## run 1
## gioco
module gioco(
	i_ani_stb,														 
	i_clk,															 
	i_rst,															 
	i_animate,														 
	i_dx, 															 
	i_sx,																 
	i_start,															 
	o_x1_pal, o_x2_pal,											 
	o_y1_pal, o_y2_pal,
	o_x1_nav, o_x2_nav,											 
	o_y1_nav, o_y2_nav,
	bri1,bri2,bri3,bri4,bri5,bri6,bri7,bri8,bri9,bri10, 
	ok, ko,															 
	ff_life															 
);
For scale: roughly 2000 cells after synthesis, roughly 77 flip-flops, about 100 I/O pins.
export LEC_CHECK = 0
export CAP_MARGIN = 20
export CORE_ASPECT_RATIO = 1.36
export CORE_MARGIN = 5
export CORE_UTILIZATION = 64
export HOLD_SLACK_MARGIN = 0.26
export PLACE_DENSITY = 0.37
export SLEW_MARGIN = 20
create_clock -name core_clock -period 24.0 [get_ports {i_clk}]
run.sh (not shown) runs the stock make flow with config.mk's settings and CLKGATE_MAP_FILE=.
Run 1 reached the final stage; the timing, DRC and antenna checks on its layout passed.
Here is what was changed in the inputs of run 2 compared with run 1.
diff --git a/flow/config.mk b/flow/config.mk
--- a/flow/config.mk
+++ b/flow/config.mk
@@ -8,7 +8,4 @@
 export CAP_MARGIN = 20
-export CORE_ASPECT_RATIO = 1.36
-export CORE_MARGIN = 5
-export CORE_UTILIZATION = 64
-export HOLD_SLACK_MARGIN = 0.26
-export PLACE_DENSITY = 0.37
+export CORE_MARGIN = 2
+export CORE_UTILIZATION = 40
 export SLEW_MARGIN = 20
==> flow/constraint.sdc <==
create_clock -name core_clock -period 21.6 [get_ports {i_clk}]
set_input_delay 4.3200 -clock core_clock [delete_from_list [all_inputs] [get_ports {i_clk}]]
set_output_delay 4.3200 -clock core_clock [all_outputs]
set_load 0.01 [all_outputs]
Results
Run 2: PASS, flow complete, no timing, DRC or antenna violations
STATUS aggregate routed wire length: run 2 loses against run 1
On global-route met3 utilization: between run 1 and run 2, it ends up higher for run 1.
Re instance tally after logic synthesis: no difference whatsoever between run 1 and run 2.
Of run 1 and run 2, the higher wire length of the first global-routing pass belongs to run 2.
On final-layout clock-cell area share, run 1 and run 2 are basically level.
In the metrics for run 1 and run 2, the one carrying the higher number of placed cells counting well taps is run 2.
Comparing run 1 and run 2, the higher worst path arrival time was measured on run 1.
Sum of routed wire segments on met1 (run 2 over run 1): increase, about 26%
Diff run 1 -> run 2 | non-clock buffer count | up by a few percent
Looking at area of all placed cells without fillers across run 1 and run 2, the one that comes out lower is run 1.
On tightest hold margin, run 2 does better than run 1.
> inputs changed (run 2 -> run 3)
diff --git a/flow/config.mk b/flow/config.mk
--- a/flow/config.mk
+++ b/flow/config.mk
@@ -9,3 +9,4 @@
 export CORE_MARGIN = 2
-export CORE_UTILIZATION = 40
+export CORE_UTILIZATION = 68
+export CTS_CLUSTER_SIZE = 35
 export SLEW_MARGIN = 20
==> flow/constraint.sdc <==
create_clock -name core_clock -period 16.2 [get_ports {i_clk}]
set_input_delay 3.2400 -clock core_clock [delete_from_list [all_inputs] [get_ports {i_clk}]]
set_output_delay 3.2400 -clock core_clock [all_outputs]
set_load 0.01 [all_outputs]
==> comparison <==
- For the share of the clock period used by the worst path after layout, run 3 came in 10 points higher than run 2 did.
- Diff run 3..run 2 | number of max-slew violations in the final report | unchanged
- The first-iteration DRC count of run 3 was inferior to that of run 2.
- Run 3 finished all stages; layout check result: FAIL, due to negative setup slack.
- Run 2 went all the way through the flow, and no timing, DRC or antenna check failed.
--- input diff run 3..run 4 ---
diff --git a/flow/config.mk b/flow/config.mk
--- a/flow/config.mk
+++ b/flow/config.mk
@@ -7,2 +7,3 @@
 export LEC_CHECK = 0
+export ABC_AREA = 1
 export CAP_MARGIN = 20
@@ -10,3 +11,4 @@
 export CORE_UTILIZATION = 68
-export CTS_CLUSTER_SIZE = 35
+export CTS_CLUSTER_DIAMETER = 121
+export CTS_CLUSTER_SIZE = 40
 export SLEW_MARGIN = 20
==> flow/constraint.sdc <==
create_clock -name core_clock -period 14.8 [get_ports {i_clk}]
set_input_delay 2.9600 -clock core_clock [delete_from_list [all_inputs] [get_ports {i_clk}]]
set_output_delay 2.9600 -clock core_clock [all_outputs]
set_load 0.01 [all_outputs]
Results
Run 3 ran in full, but the layout does not pass; the checks complain about negative setup slack. Seen in the log of run 4: GRT-0232 during global routing, after which the run never completed. Number of top-level pins: run 3 vs run 4 identical. Comparing run 4 and run 3, the lower summed standard-cell area reported by yosys is on run 3. Going from run 3 to run 4, simple-gate area share of the yosys netlist grows by 14 points.
For run 5, these inputs were changed with respect to run 4:
diff --git a/flow/config.mk b/flow/config.mk
--- a/flow/config.mk
+++ b/flow/config.mk
@@ -7,8 +7,5 @@
 export LEC_CHECK = 0
-export ABC_AREA = 1
 export CAP_MARGIN = 20
 export CORE_MARGIN = 2
-export CORE_UTILIZATION = 68
-export CTS_CLUSTER_DIAMETER = 121
-export CTS_CLUSTER_SIZE = 40
+export CORE_UTILIZATION = 32
 export SLEW_MARGIN = 20
==> flow/constraint.sdc <==
create_clock -name core_clock -period 21.6 [get_ports {i_clk}]
set_input_delay 4.3200 -clock core_clock [delete_from_list [all_inputs] [get_ports {i_clk}]]
set_output_delay 4.3200 -clock core_clock [all_outputs]
set_load 0.01 [all_outputs]
Findings:
- Run 5 closes out successfully: all stages finished, all timing, DRC and antenna checks passed.
- Area fraction in full adders, half adders and majority gates for run 5 is higher than for run 4.
- Area of the die, run 5 and run 4, lower one = run 4.
- Mean instance size in the synthesized netlist: run 5 vs run 4 up about 23%
- Simple-gate portion of the synthesized area, run 5 and run 4: smaller value in run 5
- Looking at post-synthesis share of cell area spent on and-or and or-and gates, run 5 sits 12 points above run 4.

* * *

Setup of job 8689:
gioco again, from the RTL that the note above started with.
clock: 16.8 ns
lec_check: 0
cap_margin: 35
core_margin: 2
core_utilization: 72
cts_cluster_diameter: 48
cts_cluster_size: 21
min_routing_layer: met1
place_density: 0.65
slew_margin: 20
tns_end_percent: 5
No final results exist for job 8689, since it was stopped by error GRT-0232 during 5_1_grt.
Setup changes, job 8689 to job 5574
==> flow/config.mk <==
export PLATFORM = sky130hd
export DESIGN_NAME = gioco
export DESIGN_NICKNAME = gioco
export VERILOG_FILES = /design/flow/design.v
export SDC_FILE = /design/flow/constraint.sdc
export NUM_CORES = 4
export LEC_CHECK = 0
export CAP_MARGIN = 15
export CORE_ASPECT_RATIO = 0.72
export CORE_MARGIN = 2
export CORE_UTILIZATION = 72
export CTS_CLUSTER_SIZE = 21
export HOLD_SLACK_MARGIN = 0.08
export MIN_ROUTING_LAYER = met1
export SLEW_MARGIN = 20
==> flow/constraint.sdc <==
create_clock -name core_clock -period 11.0 [get_ports {i_clk}]
set_input_delay 2.2000 -clock core_clock [delete_from_list [all_inputs] [get_ports {i_clk}]]
set_output_delay 2.2000 -clock core_clock [all_outputs]
set_load 0.01 [all_outputs]
Job 5574: it failed with a tool error in 3_5_place_dp, so there are no final results. The weighted congestion reported at the end of routability-driven placement of job 5574 exceeds that of job 8689 by about 1.4%. Compared with job 8689, in job 5574 I/O pin count stayed essentially flat, distinct cell type count after synthesis stayed essentially flat. Compared with job 8689, in job 5574 core footprint moved down, core utilization at floorplan moved up. Width of the die of job 5574 exceeds that of job 8689 by more than 10%. Compared job 5574 against job 8689; overall die area within noise.
#### Input delta (job 4389 over job 5574)
==> flow/config.mk <==
export PLATFORM = sky130hd
export DESIGN_NAME = gioco
export DESIGN_NICKNAME = gioco
export VERILOG_FILES = /design/flow/design.v
export SDC_FILE = /design/flow/constraint.sdc
export NUM_CORES = 4
export LEC_CHECK = 0
export CAP_MARGIN = 20
export CORE_MARGIN = 2
export CORE_UTILIZATION = 72
export MIN_ROUTING_LAYER = met2
export SLEW_MARGIN = 20
==> flow/constraint.sdc <==
create_clock -name core_clock -period 24.0 [get_ports {i_clk}]
set_input_delay 4.8000 -clock core_clock [delete_from_list [all_inputs] [get_ports {i_clk}]]
set_output_delay 4.8000 -clock core_clock [all_outputs]
set_load 0.01 [all_outputs]
--- outcome ---
- No final results exist for job 4389, since it was stopped by error GRT-0116 during 5_1_grt.
- FAIL job 5574 @ 3_5_place_dp: tool exited with error
- As far as chip area in the Yosys report goes, job 5574 and job 4389 are indistinguishable; the numbers are identical.
- Re synthesized instance count: no difference whatsoever between job 4389 and job 5574.
- Weighted congestion reported at the end of routability-driven placement (higher): job 4389
- Job 4389 vs. job 5574: width of the die went down by 15%.
- Job 4389 vs job 5574 — number of standard-cell rows in the floorplan climbed by more than 10%
- Job 4389 against job 5574: die size neither gained nor lost much, floorplan utilization lost 0.65 points, area of the core picked up an extra 170 sq um.
- In job 4389 the height of the chip turned out 17% higher than in job 5574.
- As far as area after synthesis goes, job 4389 and job 5574 are indistinguishable; the numbers are identical.
The inputs of job 6944 differ from those of job 4389 as listed below.
diff --git a/flow/config.mk b/flow/config.mk
--- a/flow/config.mk
+++ b/flow/config.mk
@@ -8,5 +8,4 @@
 export CAP_MARGIN = 20
 export CORE_MARGIN = 2
-export CORE_UTILIZATION = 72
-export MIN_ROUTING_LAYER = met2
+export CORE_UTILIZATION = 58
 export SLEW_MARGIN = 20
==> flow/constraint.sdc <==
create_clock -name core_clock -period 14.8 [get_ports {i_clk}]
set_input_delay 2.9600 -clock core_clock [delete_from_list [all_inputs] [get_ports {i_clk}]]
set_output_delay 2.9600 -clock core_clock [all_outputs]
set_load 0.01 [all_outputs]
[summary]
Job 6944 -> stages 100% | layout checks FAIL | setup timing
Summary of the comparison: minimum setup slack after placement is lower in job 6944, relative to job 4389.
The run showing the greater initial core utilization is job 4389.
From job 4389 to job 6944 the numbers moved as follows: die size now sits higher; post-synthesis async set-or-reset flop share now sits at about the same level.
Comparing job 4389 against job 6944, there is no change at all in number of buffer cells added on primary ports.
[compare] base=job 4389 new=job 6944: vertical die dimension grew by about 11%, instance count after placement with tap cells included grew by 374.
Comparing job 6944 against job 4389, there is no change at all in number of flops mapped to enable cells by yosys.
| post-detailed-placement cell area | lower: job 4389 |
